## AHB2CAN_top
module AHB2CAN_top
(
	input logic HCLK, HRESETn, HWRITE, HSEL,
	input logic [31:0] HADDR, HWDATA,
	input logic [1:0] HTRANS,
	input logic [2:0] HBURST, HSIZE,
	output logic [31:0] HRDATA,
	output logic HRESP, HREADYOUT,
	input logic rx_data,
	output logic tx_data
);
Size: about 43000 µm² of cells after synthesis.
==> flow/config.mk <==
export PLATFORM = sky130hd
export DESIGN_NAME = AHB2CAN_top
export DESIGN_NICKNAME = AHB2CAN_top
export VERILOG_FILES = /design/flow/design.v
export SDC_FILE = /design/flow/constraint.sdc
export NUM_CORES = 4
export LEC_CHECK = 0
export ABC_AREA = 1
export CAP_MARGIN = 20
export CELL_PAD_IN_SITES_GLOBAL_PLACEMENT = 3
export CORE_MARGIN = 9
export CORE_UTILIZATION = 40
export CTS_CLUSTER_SIZE = 31
export GPL_TIMING_DRIVEN = 0
export MIN_ROUTING_LAYER = met1
export SLEW_MARGIN = 5
export TNS_END_PERCENT = 50
==> flow/constraint.sdc <==
create_clock -name core_clock -period 10.0 [get_ports {HCLK}]
set_input_delay 2.0000 -clock core_clock [delete_from_list [all_inputs] [get_ports {HCLK}]]
set_output_delay 2.0000 -clock core_clock [all_outputs]
set_load 0.01 [all_outputs]
run.sh (not shown) runs the stock make flow with config.mk's settings and CLKGATE_MAP_FILE=.
The starting point stopped in global placement without I/O (3_1_place_gp_skip_io), error GPL-0301.
Next try:
- ABC_AREA: 1 -> unset
- CELL_PAD_IN_SITES_GLOBAL_PLACEMENT: 3 -> 0
- CORE_UTILIZATION: 40 -> 48
- CTS_CLUSTER_SIZE: 31 -> unset
- GPL_TIMING_DRIVEN: 0 -> unset
- MAX_ROUTING_LAYER: unset -> met4
- MIN_ROUTING_LAYER: met1 -> unset
- SLEW_MARGIN: 5 -> 25
- TNS_END_PERCENT: 50 -> unset
Result: Now the flow finished clean; synthesized area is lower by 27%; synthesized cell count is lower by 58%; die area is lower by 37%.

---

Starting RTL as in the previous note.
make LEC_CHECK=0 CAP_MARGIN=20 CORE_MARGIN=2 CORE_UTILIZATION=40 SLEW_MARGIN=20 finish   # period 10.0 ns
Change:
CORE_UTILIZATION = 72   (was 40)
clock period = 8.89 ns   (was 10.0 ns; I/O delays follow)
Non-clock buffer count decreases by 3.
Final area shrinks by 2.3%.
Wire length went down by 5.6%.
Die area is lower by 44%.
First-iteration DRC count goes up by 12%.
Worst setup slack degrades by 0.39 ns.
Hold slack hardly moves.
Clock power climbs by about 6%.
Change:
CORE_UTILIZATION = 10   (was 72)
clock period = 15.3 ns   (was 8.89 ns; I/O delays follow)
Clock-buffer cell count fell by 20.
Via count fell slightly.
Setup slack gets better by 1.5 ns.
Total power fell by well over a third.
Cell count rose by well over a third.
First-iteration DRC count fell by a few percent.
Clock power fell by well over a third.
Core utilization fell by 68 points.

---

AHB2CAN_top again, from the RTL that the note above started with.
==> flow/design.v (excerpt) <==
module AHB2CAN_top
(
	input logic HCLK, HRESETn, HWRITE, HSEL,
	input logic [31:0] HADDR, HWDATA,
	input logic [1:0] HTRANS,
	input logic [2:0] HBURST, HSIZE,
	output logic [31:0] HRDATA,
	output logic HRESP, HREADYOUT,
	input logic rx_data,
	output logic tx_data
);
reg [31:0] sensor_data;
reg [15:0] address, command_data;
reg slave_wait, renable, wenable;
reg [2:0] data_size, burst_size;
reg sensor_fifo_full, sensor_fifo_empty, sensor_read, sensor_write, command_fifo_full, command_fifo_empty, command_read, command_write;
reg [31:0] command_rdata, sensor_rdata, command_wdata, sensor_wdata;
reg read_fifo, write_fifo;
reg [31:0] CAN_rx_data, CAN_tx_data;
AHB_Slave AHBS (.HCLK(HCLK), 
		.HRESETn(HRESETn), 
		.HWRITE(HWRITE),
		.HSEL(HSEL),
		.HADDR(HADDR),
		.HWDATA(HWDATA),
		.HTRANS(HTRANS),
		.HBURST(HBURST),
		.HSIZE(HSIZE),
		.HRDATA(HRDATA),
		.HRESP(HRESP),
		.HREADYOUT(HREADYOUT),
		.sensor_data(sensor_data),
		.address(address),
		.command_data(command_data),
		.slave_wait(slave_wait),
		.renable(renable),
		.wenable(wenable),
		.data_size(data_size),
		.burst_size(burst_size)
);
Control_Unit CU(.clk(HCLK),
		.n_rst(HRESETn),
		.command_data(command_data),
		.address(address),
		.renable(renable),
		.wenable(wenable),
		.data_size(data_size),
		.burst_size(burst_size),
		.sensor_data(sensor_data),
		.slave_wait(slave_wait),
		.sensor_fifo_full(sensor_fifo_full),
		.sensor_fifo_empty(sensor_fifo_empty),
		.command_fifo_full(command_fifo_full),
		.command_fifo_empty(command_fifo_empty),
		.sensor_read(sensor_read),
		.sensor_write(sensor_write),
		.command_read(command_read),
		.command_write(command_write),
		.command_rdata(command_rdata),
		.command_wdata(command_wdata),
		.sensor_rdata(sensor_rdata),
		.sensor_wdata(sensor_wdata),
		.rx_data(CAN_rx_data),
		.read_fifo(read_fifo),
		.write_fifo(write_fifo),
		.tx_data(CAN_tx_data)
);
Sensor_FIFO_storage SFIFO      (.write_clk(HCLK),
				.read_clk(HCLK),
				.n_rst(HRESETn),
				.write_command(sensor_write),
				.read_command(sensor_read),
				.write_data(sensor_wdata),
				.fifo_full(sensor_fifo_full),
				.fifo_empty(sensor_fifo_empty),
  ...
Settings: LEC_CHECK=0, ABC_AREA=0, CAP_MARGIN=20, CELL_PAD_IN_SITES_GLOBAL_PLACEMENT=1, CORE_MARGIN=9, CORE_UTILIZATION=31, CTS_CLUSTER_DIAMETER=257, CTS_CLUSTER_SIZE=27, HOLD_SLACK_MARGIN=0.28, MAX_ROUTING_LAYER=met5, SLEW_MARGIN=25; clock period 10.0 ns.
The first run ran to the end with no violations.
Change:
Settings changed: ABC_AREA 0 to default, CELL_PAD_IN_SITES_GLOBAL_PLACEMENT 1 to default, CORE_MARGIN 9 to 2, CORE_UTILIZATION 31 to 61, CTS_CLUSTER_DIAMETER 257 to default, CTS_CLUSTER_SIZE 27 to default, HOLD_SLACK_MARGIN 0.28 to default, MAX_ROUTING_LAYER met5 to default, SLEW_MARGIN 25 to 20.
Clock period 10.0 ns to 4.94 ns, I/O delays scaled along.
After rerunning:
- utilization rose by 36 points
- sequential power increases by 100%
- design area came out higher by 3.6%
- power grows to 2.6 times its value
- count of clock-buffer cells in the layout climbs by 51
- via count came out higher by 2.9%
- synthesized area stays the same
- routed wire length is lower by 7.5%
- critical path depth does not change
Change:
Settings changed: CORE_UTILIZATION 61 to 40.
Clock period 4.94 ns to 8.89 ns, I/O delays scaled along.
Sequential share of layout area fell by 0.72 points.
Global-route usage goes down by 10 points.
Via count is about the same.
Worst setup slack gains 0.70 ns.
Combinational power fell by 45%.
Change:
Settings changed: MIN_ROUTING_LAYER from default to met2, SETUP_SLACK_MARGIN from default to 1.73.
Clock period 8.89 ns to 10.0 ns, I/O delays scaled along.
After rerunning: With this change the flow completed and failed the layout checks on DRC; worst hold slack stays flat; sequential cell count is unchanged; routed wire length climbs by about 2.5%; sequential share of layout area came out higher by 0.44 points.
Change:
Settings changed: MIN_ROUTING_LAYER met2 to default, SETUP_SLACK_MARGIN 1.73 to -0.07.
Clock period 10.0 ns to 8.89 ns, I/O delays scaled along.
With this change the flow ran to the end with no violations; non-clock buffer count rose by 1; area after synthesis stays the same; die size stays the same.
Change:
Settings changed: CORE_UTILIZATION 40 to 72, SETUP_SLACK_MARGIN -0.07 to 0.46.
Clock period 8.89 ns to 1.72 ns, I/O delays scaled along.
Outcome: Now the flow did not get past global routing (GRT-0232). Die area falls by 44%. Synthesized area stays the same. Synthesized cell count stays the same.

---

Starting RTL as in the previous note.
Settings: LEC_CHECK=0, CAP_MARGIN=20, CORE_MARGIN=2, CORE_UTILIZATION=72, CTS_CLUSTER_DIAMETER=372, PLACE_DENSITY=0.66, SETUP_SLACK_MARGIN=0.72, SLEW_MARGIN=20, TNS_END_PERCENT=5; clock period 4.95 ns.
Change:
Settings changed: CORE_UTILIZATION 72 to 66, CTS_CLUSTER_DIAMETER 372 to default, PLACE_DENSITY 0.66 to default, SETUP_SLACK_MARGIN 0.72 to default, TNS_END_PERCENT 5 to default.
Clock period 4.95 ns to 3.19 ns, I/O delays scaled along.
The new run finished but failed the layout checks on setup timing; worst setup slack loses 0.51 ns; via count rose by 2.2%; routed wire length came out higher by about 5%.
Change:
Settings changed: CORE_UTILIZATION 66 to 40.
Clock period 3.19 ns to 5.11 ns, I/O delays scaled along.
With this change the flow produced a clean layout.
Synthesized cell count does not change.
Worst setup slack gains 0.52 ns.
Critical path depth stays the same.
Combinational power decreases by 41%.
Sequential power decreases by 38%.
Die size increases by 64%.
Wire length hardly moves.
Via count decreases by 4.5%.

---

Starting RTL as in the previous note.
// AHB2CAN_top
module AHB2CAN_top
(
	input logic HCLK, HRESETn, HWRITE, HSEL,
	input logic [31:0] HADDR, HWDATA,
	input logic [1:0] HTRANS,
	input logic [2:0] HBURST, HSIZE,
	output logic [31:0] HRDATA,
	output logic HRESP, HREADYOUT,
	input logic rx_data,
	output logic tx_data
);
clock: 7.18 ns
lec_check: 0
abc_area: 1
cap_margin: 0
cell_pad_in_sites_detail_placement: 2
cell_pad_in_sites_global_placement: 0
core_aspect_ratio: 0.62
core_margin: 9
core_utilization: 66
cts_cluster_size: 71
max_routing_layer: met4
min_routing_layer: met2
place_density_lb_addon: 0.14
slew_margin: 20
tns_end_percent: 60
The starting point stopped in detailed placement (3_5_place_dp).
Then changed:
- ABC_AREA: 1 -> unset
- CAP_MARGIN: 0 -> 20
- CELL_PAD_IN_SITES_DETAIL_PLACEMENT: 2 -> unset
- CELL_PAD_IN_SITES_GLOBAL_PLACEMENT: 0 -> unset
- CORE_ASPECT_RATIO: 0.62 -> unset
- CORE_MARGIN: 9 -> 2
- CTS_CLUSTER_SIZE: 71 -> 39
- MAX_ROUTING_LAYER: met4 -> unset
- MIN_ROUTING_LAYER: met2 -> unset
- PLACE_DENSITY_LB_ADDON: 0.14 -> unset
- TNS_END_PERCENT: 60 -> unset
- clock period: 7.18 -> 6.53 ns (I/O delays scaled with it)
Now the flow went through all stages and came out clean.
Synthesized cell count came out lower by 58%.
Area after synthesis falls by 27%.
Die size went down by 34%.
No activity file was given, so power comes from the tool's default toggle rates.
